// vedic_mult8_reg
module vedic_mult8_reg (
  input  wire        clk,
  input  wire [7:0]  a,
  input  wire [7:0]  b,
  output reg  [15:0] p
);
  reg  [7:0]  a_q, b_q;
  wire [15:0] prod;
  bit_8_vedic u_mult (.in1(a_q), .in2(b_q), .out(prod));
  always @(posedge clk) begin
    a_q <= a;
    b_q <= b;
    p   <= prod;
  end
endmodule
Settings: LEC_CHECK=0, ABC_AREA=1, CAP_MARGIN=20, CORE_MARGIN=9, CORE_UTILIZATION=40, CTS_CLUSTER_DIAMETER=311, GPL_ROUTABILITY_DRIVEN=0, GPL_TIMING_DRIVEN=1, HOLD_SLACK_MARGIN=-0.03, MIN_ROUTING_LAYER=met1, PLACE_DENSITY_LB_ADDON=0.22, SLEW_MARGIN=0, TNS_END_PERCENT=80; clock period 5.1 ns.
run.sh (not shown) runs the stock make flow with config.mk's settings and CLKGATE_MAP_FILE=.
The baseline ran to the end with no violations.
Rerun with:
- ABC_AREA: 1 -> 0
- CTS_CLUSTER_DIAMETER: 311 -> 347
- MIN_ROUTING_LAYER: met1 -> met2
- PLACE_DENSITY_LB_ADDON: 0.22 -> unset
- SLEW_MARGIN: 0 -> 20
- TNS_END_PERCENT: 80 -> unset
What happened: The changed run produced a clean layout. Global-route usage came out higher by 6.7 points. Synthesized cell count drops by 24%. Critical path depth decreases by 2.
Rerun with:
- ABC_AREA: 0 -> 1
- CORE_ASPECT_RATIO: unset -> 1.51
- CORE_MARGIN: 9 -> 2
- CTS_CLUSTER_DIAMETER: 347 -> 310
- CTS_CLUSTER_SIZE: unset -> 42
- GPL_ROUTABILITY_DRIVEN: 0 -> unset
- GPL_TIMING_DRIVEN: 1 -> unset
- HOLD_SLACK_MARGIN: -0.03 -> unset
- MIN_ROUTING_LAYER: met2 -> unset
- PLACE_DENSITY: unset -> 0.37
The changed run completed with no timing, DRC or antenna violations; cell count climbs by 18%; power drops by 1.5%; sequential share of layout area is about the same; worst hold slack gets better by 0.084 ns; flip-flop count stays the same; clock power climbs by 33%; die area drops by 20%; cell area drops by 0.47%; maximum frequency climbs by 2.6%.
Rerun with:
- ABC_AREA: 1 -> unset
- CORE_ASPECT_RATIO: 1.51 -> unset
- CTS_CLUSTER_DIAMETER: 310 -> unset
- CTS_CLUSTER_SIZE: 42 -> unset
- PLACE_DENSITY: 0.37 -> unset
Effect:
- The new run passed the timing, design-rule and antenna checks
- combinational power climbs by about 20%
- hold slack got worse by 0.091 ns
- via count falls by 12%
Rerun with:
- ABC_AREA: unset -> 1
- CORE_MARGIN: 2 -> 9
- CTS_CLUSTER_DIAMETER: unset -> 311
- GPL_ROUTABILITY_DRIVEN: unset -> 0
- GPL_TIMING_DRIVEN: unset -> 1
- HOLD_SLACK_MARGIN: unset -> -0.03
- MIN_ROUTING_LAYER: unset -> met2
- TNS_END_PERCENT: unset -> 80
=> The new run ran to the end with no violations. Routed wire length goes up by 14%. Die size increases by 38%. Hold slack degrades by 0.017 ns. Global-route usage rose by 2.0 points.


## maple
vedic_mult8_reg again, from the RTL that the note above started with.
clock: 5.1 ns
lec_check: 0
abc_area: 0
cap_margin: 20
core_margin: 2
core_utilization: 40
gpl_routability_driven: 0
gpl_timing_driven: 1
hold_slack_margin: -0.03
slew_margin: 20
What indigo does differently from maple at the input level:
diff --git a/flow/config.mk b/flow/config.mk
--- a/flow/config.mk
+++ b/flow/config.mk
@@ -8 +8 @@
-export ABC_AREA = 0
+export ABC_AREA = 1
@@ -10 +10 @@
-export CORE_MARGIN = 2
+export CORE_MARGIN = 10
@@ -11,0 +12 @@
+export CTS_CLUSTER_DIAMETER = 311
@@ -15 +16,4 @@
-export SLEW_MARGIN = 20
+export MIN_ROUTING_LAYER = met2
+export PLACE_DENSITY_LB_ADDON = 0.22
+export SLEW_MARGIN = 30
+export TNS_END_PERCENT = 80
Results
- Taking maple as the reference, in indigo first-pass GRT wire length increased by about 9% relative to the old numbers, fraction of power consumed by combinational cells decreased by 2.8 points relative to the old numbers, vertical die size increased by 20% relative to the old numbers, post-layout utilization of the core decreased by 3.1 points relative to the old numbers, shortest clock period the worst path allows after layout decreased by 0.081 ns relative to the old numbers.
- When the final numbers for maple and indigo were put side by side, the number of stages on the worst hold path turned out to be smaller in maple.
Relative to indigo, the following input files were edited for xenon:
==> flow/config.mk <==
export PLATFORM = sky130hd
export DESIGN_NAME = vedic_mult8_reg
export DESIGN_NICKNAME = vedic_mult8_reg
export VERILOG_FILES = /design/flow/design.v
export SDC_FILE = /design/flow/constraint.sdc
export NUM_CORES = 4
export LEC_CHECK = 0
export ABC_AREA = 1
export CAP_MARGIN = 20
export CELL_PAD_IN_SITES_GLOBAL_PLACEMENT = 2
export CORE_ASPECT_RATIO = 0.5
export CORE_MARGIN = 2
export CORE_UTILIZATION = 40
export CTS_CLUSTER_DIAMETER = 310
export CTS_CLUSTER_SIZE = 87
export PLACE_DENSITY_LB_ADDON = 0.01
export SLEW_MARGIN = 20
export TNS_END_PERCENT = 5
==> results <==
- In the reports for xenon and indigo, the smaller estimated wirelength of the detail-placed design belongs to indigo.
- Sort xenon and indigo by fmax asc -> top: indigo
- Total power is lower on indigo
- For the wire length after detailed routing, xenon came in about 0.4% higher than indigo did.
- Compared with indigo, filler cell count in the final layout in xenon increased by a few percent.
Relative to xenon, the following input files were edited for sierra:
diff --git a/flow/config.mk b/flow/config.mk
--- a/flow/config.mk
+++ b/flow/config.mk
@@ -10,3 +10,3 @@
-export CELL_PAD_IN_SITES_GLOBAL_PLACEMENT = 2
-export CORE_ASPECT_RATIO = 0.5
-export CORE_MARGIN = 2
+export CELL_PAD_IN_SITES_GLOBAL_PLACEMENT = 3
+export CORE_ASPECT_RATIO = 1.39
+export CORE_MARGIN = 7
@@ -15,0 +16 @@
+export HOLD_SLACK_MARGIN = 0.3
@@ -16,0 +18 @@
+export SETUP_SLACK_MARGIN = -0.26
### Flow results
- sierra: flow completed, timing, DRC and antenna clean
- xenon -> sierra: combinational power decreased by a few percent
- The measured slew at the worst slew-check pin reported for sierra is smaller than that of xenon by 0.039 ns.
- When sierra is measured against xenon, its combinational group share of total power turns out 3.4 points lower.
- xenon has a higher growth of design area from synthesis to finish than sierra.
- Die area (sierra over xenon): increase, about 22%
- Diff xenon -> sierra | final critical delay including setup and external delays | increase of 0.19 ns
- sierra against xenon; power is down slightly.
- Compared to xenon, the routing of sierra uses more wire.
- On sierra: peak supply drop is 0.023 mV higher than what xenon gave.
- Compared with xenon, sierra has less setup slack.


## harbor
vedic_mult8_reg again, from the RTL that the note above started with.
==> flow/design.v (excerpt) <==
module vedic_mult8_reg (
  input  wire        clk,
  input  wire [7:0]  a,
  input  wire [7:0]  b,
  output reg  [15:0] p
);
clock: 4.11 ns
lec_check: 0
abc_area: 1
cap_margin: 0
core_margin: 2
core_utilization: 72
cts_cluster_diameter: 171
cts_cluster_size: 74
place_density: 0.35
setup_slack_margin: -0.32
slew_margin: 20
harbor: it failed with a tool error in global routing (5_1_grt), so there are no final results.
Setup changes, harbor to juniper
- CTS_CLUSTER_DIAMETER removed (was 171)
- CTS_CLUSTER_SIZE removed (was 74)
- CORE_UTILIZATION changed from 72 to 40
- PLACE_DENSITY removed (was 0.35)
- CAP_MARGIN changed from 0 to 20
- SETUP_SLACK_MARGIN removed (was -0.32)
- ABC_AREA removed (was 1)
- the clock period (ns, I/O delays scaled along) changed from 4.11 to 4.95
Results
- Looking at the reports, juniper completed the entire flow and the layout it produced met the timing, design-rule and antenna checks.
- Sort juniper and harbor by synthesized-area fraction occupied by xor and xnor cells, ascending, and harbor comes first.
- Compared with harbor, juniper shows number of cell rows that has gone up by more than a quarter.
- Count of buffers added by post-CTS timing repair for setup in juniper is 2 lower than in harbor
- Diff harbor -> juniper | x dimension of the die | increase of about 30%
- harbor → juniper: area of placed instances fell about 7%, placeable core region rose 3100 sq um.


vedic_mult8_reg again, from the RTL that the note above started with.
Settings: LEC_CHECK=0, ABC_AREA=0, CAP_MARGIN=35, CORE_MARGIN=7, CORE_UTILIZATION=53, CTS_CLUSTER_DIAMETER=331, CTS_CLUSTER_SIZE=100, GPL_ROUTABILITY_DRIVEN=1, GPL_TIMING_DRIVEN=1, SLEW_MARGIN=20, TNS_END_PERCENT=35; clock period 3.42 ns.
The first run completed and failed the layout checks on negative setup slack.
Edit:
- ABC_AREA: 0 -> 1
- GPL_TIMING_DRIVEN: 1 -> 0
After rerunning: The changed run completed, yet does not pass: negative setup slack; routed wire length went up by 1.3%; register-to-register slack gets better by 0.16 ns; first-iteration DRC count increases by 75%; sequential share of layout area went up by 0.32 points.


Setup of run 3:
Starting RTL as in the previous note.
Settings: LEC_CHECK=0, ABC_AREA=1, CAP_MARGIN=20, CORE_ASPECT_RATIO=0.5, CORE_MARGIN=2, CORE_UTILIZATION=40, CTS_CLUSTER_DIAMETER=310, CTS_CLUSTER_SIZE=87, PLACE_DENSITY=0.37, SLEW_MARGIN=20, TNS_END_PERCENT=5; clock period 5.1 ns.
Modified inputs, run 4 compared to run 3
Settings: CORE_ASPECT_RATIO no longer set, was 0.5; CTS_CLUSTER_SIZE no longer set, was 87; PLACE_DENSITY no longer set, was 0.37; TNS_END_PERCENT no longer set, was 5; CTS_CLUSTER_DIAMETER no longer set, was 310; CORE_UTILIZATION now 62, was 40; ABC_AREA no longer set, was 1; the clock period (ns, I/O delays scaled along) now 4.58, was 5.1.
==> comparison <==
- The flow for run 4 finished, though final verification flagged negative setup slack.
- Run 3 -> run 4: overall routed net length increased by more than 10%
- Going from run 3 to run 4, post-synthesis chip area from yosys went down, adder-cell area share of the yosys netlist went up, total chip power went up, post-synthesis to final-layout area growth went up.
- For the maximum clock rate, run 4 came in 1.8% lower than run 3 did.
- Compared with run 3, run 4 degrades final non-filler cell area.


The RTL this note starts from:
==> flow/design.v <==
module vedic_mult8_reg (
  input  wire        clk,
  input  wire [7:0]  a,
  input  wire [7:0]  b,
  output reg  [15:0] p
);
  reg  [7:0]  a_q, b_q;
  wire [15:0] prod;
  bit_8_vedic u_mult (.in1(a_q), .in2(b_q), .out(prod));
  always @(posedge clk) begin
    a_q <= a;
    b_q <= b;
    p   <= prod;
  end
endmodule

`timescale 1ns / 1ps
module bit_2_vedic(in1,in2,out);
input [1:0] in1,in2;
output [3:0] out;
wire pp1,pp2,pp3,pp4;
assign pp1=in1[0]&in2[0];
assign pp2=in1[1]&in2[0];
assign pp3=in1[0]&in2[1];
assign pp4=in1[1]&in2[1];
assign out=pp1+{pp2,1'b0}+{pp3,1'b0}+{pp4,2'b00};
endmodule
`timescale 1ns / 1ps
module bit_4_vedic(in1,in2,out);
input [3:0] in1,in2;
output [7:0] out;
wire [3:0] pp1,pp2,pp3,pp4;
bit_2_vedic b1(in1[1:0],in2[1:0],pp1);
bit_2_vedic b2(in1[1:0],in2[3:2],pp2);
bit_2_vedic b3(in1[3:2],in2[1:0],pp3);
bit_2_vedic b4(in1[3:2],in2[3:2],pp4);
assign out=pp1+{pp2,2'b00}+{pp3,2'b00}+{pp4,4'b0000};
endmodule
`timescale 1ns / 1ps
module bit_8_vedic(in1,in2,out);
input [7:0] in1,in2;
output [15:0] out;
wire [7:0] pp1,pp2,pp3,pp4;
bit_4_vedic a1(in1[3:0],in2[3:0],pp1);
bit_4_vedic a2(in1[3:0],in2[7:4],pp2);
bit_4_vedic a3(in1[7:4],in2[3:0],pp3);
bit_4_vedic a4(in1[7:4],in2[7:4],pp4);
assign out=pp1+{pp2,4'b0000}+{pp3,4'b0000}+{pp4,8'b00000000};
endmodule
clock: 5.01 ns
lec_check: 0
abc_area: 1
cap_margin: 20
core_margin: 2
core_utilization: 72
cts_cluster_diameter: 371
cts_cluster_size: 98
place_density: 0.39
setup_slack_margin: 1.1
slew_margin: 20
tns_end_percent: 10
Change:
==> flow/config.mk (replaced) <==
export PLATFORM = sky130hd
export DESIGN_NAME = vedic_mult8_reg
export DESIGN_NICKNAME = vedic_mult8_reg
export VERILOG_FILES = /design/flow/design.v
export SDC_FILE = /design/flow/constraint.sdc
export NUM_CORES = 4
export LEC_CHECK = 0
export CAP_MARGIN = 20
export CORE_MARGIN = 2
export CORE_UTILIZATION = 68
export SETUP_SLACK_MARGIN = -0.32
export SLEW_MARGIN = 20
==> flow/constraint.sdc (replaced) <==
create_clock -name core_clock -period 4.7 [get_ports {clk}]
set_input_delay 0.9400 -clock core_clock [delete_from_list [all_inputs] [get_ports {clk}]]
set_output_delay 0.9400 -clock core_clock [all_outputs]
set_load 0.01 [all_outputs]
Result: The changed run finished but fails on negative setup slack. Worst hold slack is better by 0.0098 ns. Final cell count came out lower by 14%. Die size stays flat. Register-to-register slack is worse by 0.60 ns. Worst setup slack is worse by 0.60 ns. Routed wire length came out lower by 6.4%. Clock power came out higher by 31%. Area after synthesis came out lower by 5.5%. Via count came out lower by 14%.
Change:
--- a/flow/config.mk
+++ b/flow/config.mk
@@ -9,4 +9,4 @@
 export CORE_MARGIN = 2
 export CORE_UTILIZATION = 68
-export SETUP_SLACK_MARGIN = -0.32
+export SETUP_SLACK_MARGIN = -0.31
 export SLEW_MARGIN = 20
==> flow/constraint.sdc (replaced) <==
create_clock -name core_clock -period 4.66 [get_ports {clk}]
set_input_delay 0.9320 -clock core_clock [delete_from_list [all_inputs] [get_ports {clk}]]
set_output_delay 0.9320 -clock core_clock [all_outputs]
set_load 0.01 [all_outputs]
After rerunning:
- The changed run finished but fails on negative setup slack
- combinational power went up by about 8%
- worst setup slack gains 0.078 ns
- count of clock-buffer cells in the layout does not change
- clock skew went down by 0.0074 ns
Change:
--- a/flow/config.mk
+++ b/flow/config.mk
@@ -6,7 +6,7 @@
 export NUM_CORES = 4
 export LEC_CHECK = 0
-export CAP_MARGIN = 20
+export CAP_MARGIN = 10
 export CORE_MARGIN = 2
-export CORE_UTILIZATION = 68
-export SETUP_SLACK_MARGIN = -0.31
+export CORE_UTILIZATION = 72
+export CTS_CLUSTER_SIZE = 15
 export SLEW_MARGIN = 20
==> flow/constraint.sdc (replaced) <==
create_clock -name core_clock -period 2.54 [get_ports {clk}]
set_input_delay 0.5080 -clock core_clock [delete_from_list [all_inputs] [get_ports {clk}]]
set_output_delay 0.5080 -clock core_clock [all_outputs]
set_load 0.01 [all_outputs]
Now the flow did not get past detailed placement (3_5_place_dp).
Die size decreases by a few percent.
Area after synthesis is unchanged.
Synthesized cell count is unchanged.
Change:
--- a/flow/config.mk
+++ b/flow/config.mk
@@ -6,7 +6,6 @@
 export NUM_CORES = 4
 export LEC_CHECK = 0
-export CAP_MARGIN = 10
+export CAP_MARGIN = 20
 export CORE_MARGIN = 2
-export CORE_UTILIZATION = 72
-export CTS_CLUSTER_SIZE = 15
+export CORE_UTILIZATION = 21
 export SLEW_MARGIN = 20
==> flow/constraint.sdc (replaced) <==
create_clock -name core_clock -period 4.95 [get_ports {clk}]
set_input_delay 0.9900 -clock core_clock [delete_from_list [all_inputs] [get_ports {clk}]]
set_output_delay 0.9900 -clock core_clock [all_outputs]
set_load 0.01 [all_outputs]
Result: This time the run finished but failed the layout checks on negative setup slack; area after synthesis is unchanged; synthesized cell count is unchanged; die size goes up to 3.3 times its value.


// vedic_mult8_reg: RTL as listed in full above, without the edits since
Settings: LEC_CHECK=0, ABC_AREA=1, CAP_MARGIN=40, CORE_ASPECT_RATIO=0.68, CORE_MARGIN=2, CORE_UTILIZATION=72, CTS_CLUSTER_DIAMETER=374, CTS_CLUSTER_SIZE=99, HOLD_SLACK_MARGIN=-0.08, PLACE_DENSITY=0.38, SETUP_SLACK_MARGIN=0.23, SLEW_MARGIN=20, TNS_END_PERCENT=15; clock period 2.9 ns.
The first run never finished: it broke off in 4_1_cts.
Change:
- ABC_AREA: 1 -> default
- CORE_ASPECT_RATIO: 0.68 -> default
- CTS_CLUSTER_DIAMETER: 374 -> 97
- CTS_CLUSTER_SIZE: 99 -> default
- HOLD_SLACK_MARGIN: -0.08 -> default
- PLACE_DENSITY: 0.38 -> default
- SETUP_SLACK_MARGIN: 0.23 -> -0.31
- TNS_END_PERCENT: 15 -> default
- clock period: 2.9 -> 4.66 ns (I/O delays scaled with it)
Now the flow did not get past 5_1_grt.
Area after synthesis goes down by 5.5%.
Die area falls by 5.4%.
Synthesized cell count came out lower by 24%.
Change:
- ABC_AREA: default -> 1
- CAP_MARGIN: 40 -> 20
- CTS_CLUSTER_DIAMETER: 97 -> 371
- CTS_CLUSTER_SIZE: default -> 98
- SETUP_SLACK_MARGIN: -0.31 -> default
- clock period: 4.66 -> 5.01 ns (I/O delays scaled with it)
Now the flow produced a clean layout. Die size rose by 5.5%. Synthesized area rose by 5.9%. Synthesized cell count rose by 31%.
Change:
- ABC_AREA: 1 -> default
- CORE_UTILIZATION: 72 -> 64
- CTS_CLUSTER_DIAMETER: 371 -> default
- CTS_CLUSTER_SIZE: 98 -> default
- clock period: 5.01 -> 3.44 ns (I/O delays scaled with it)
After rerunning:
- The changed run did not get past 5_1_grt
- area after synthesis shrinks by 5.5%
- die area came out higher by 5.9%
- synthesized cell count drops by 24%
Power and IR drop assume default switching activity.
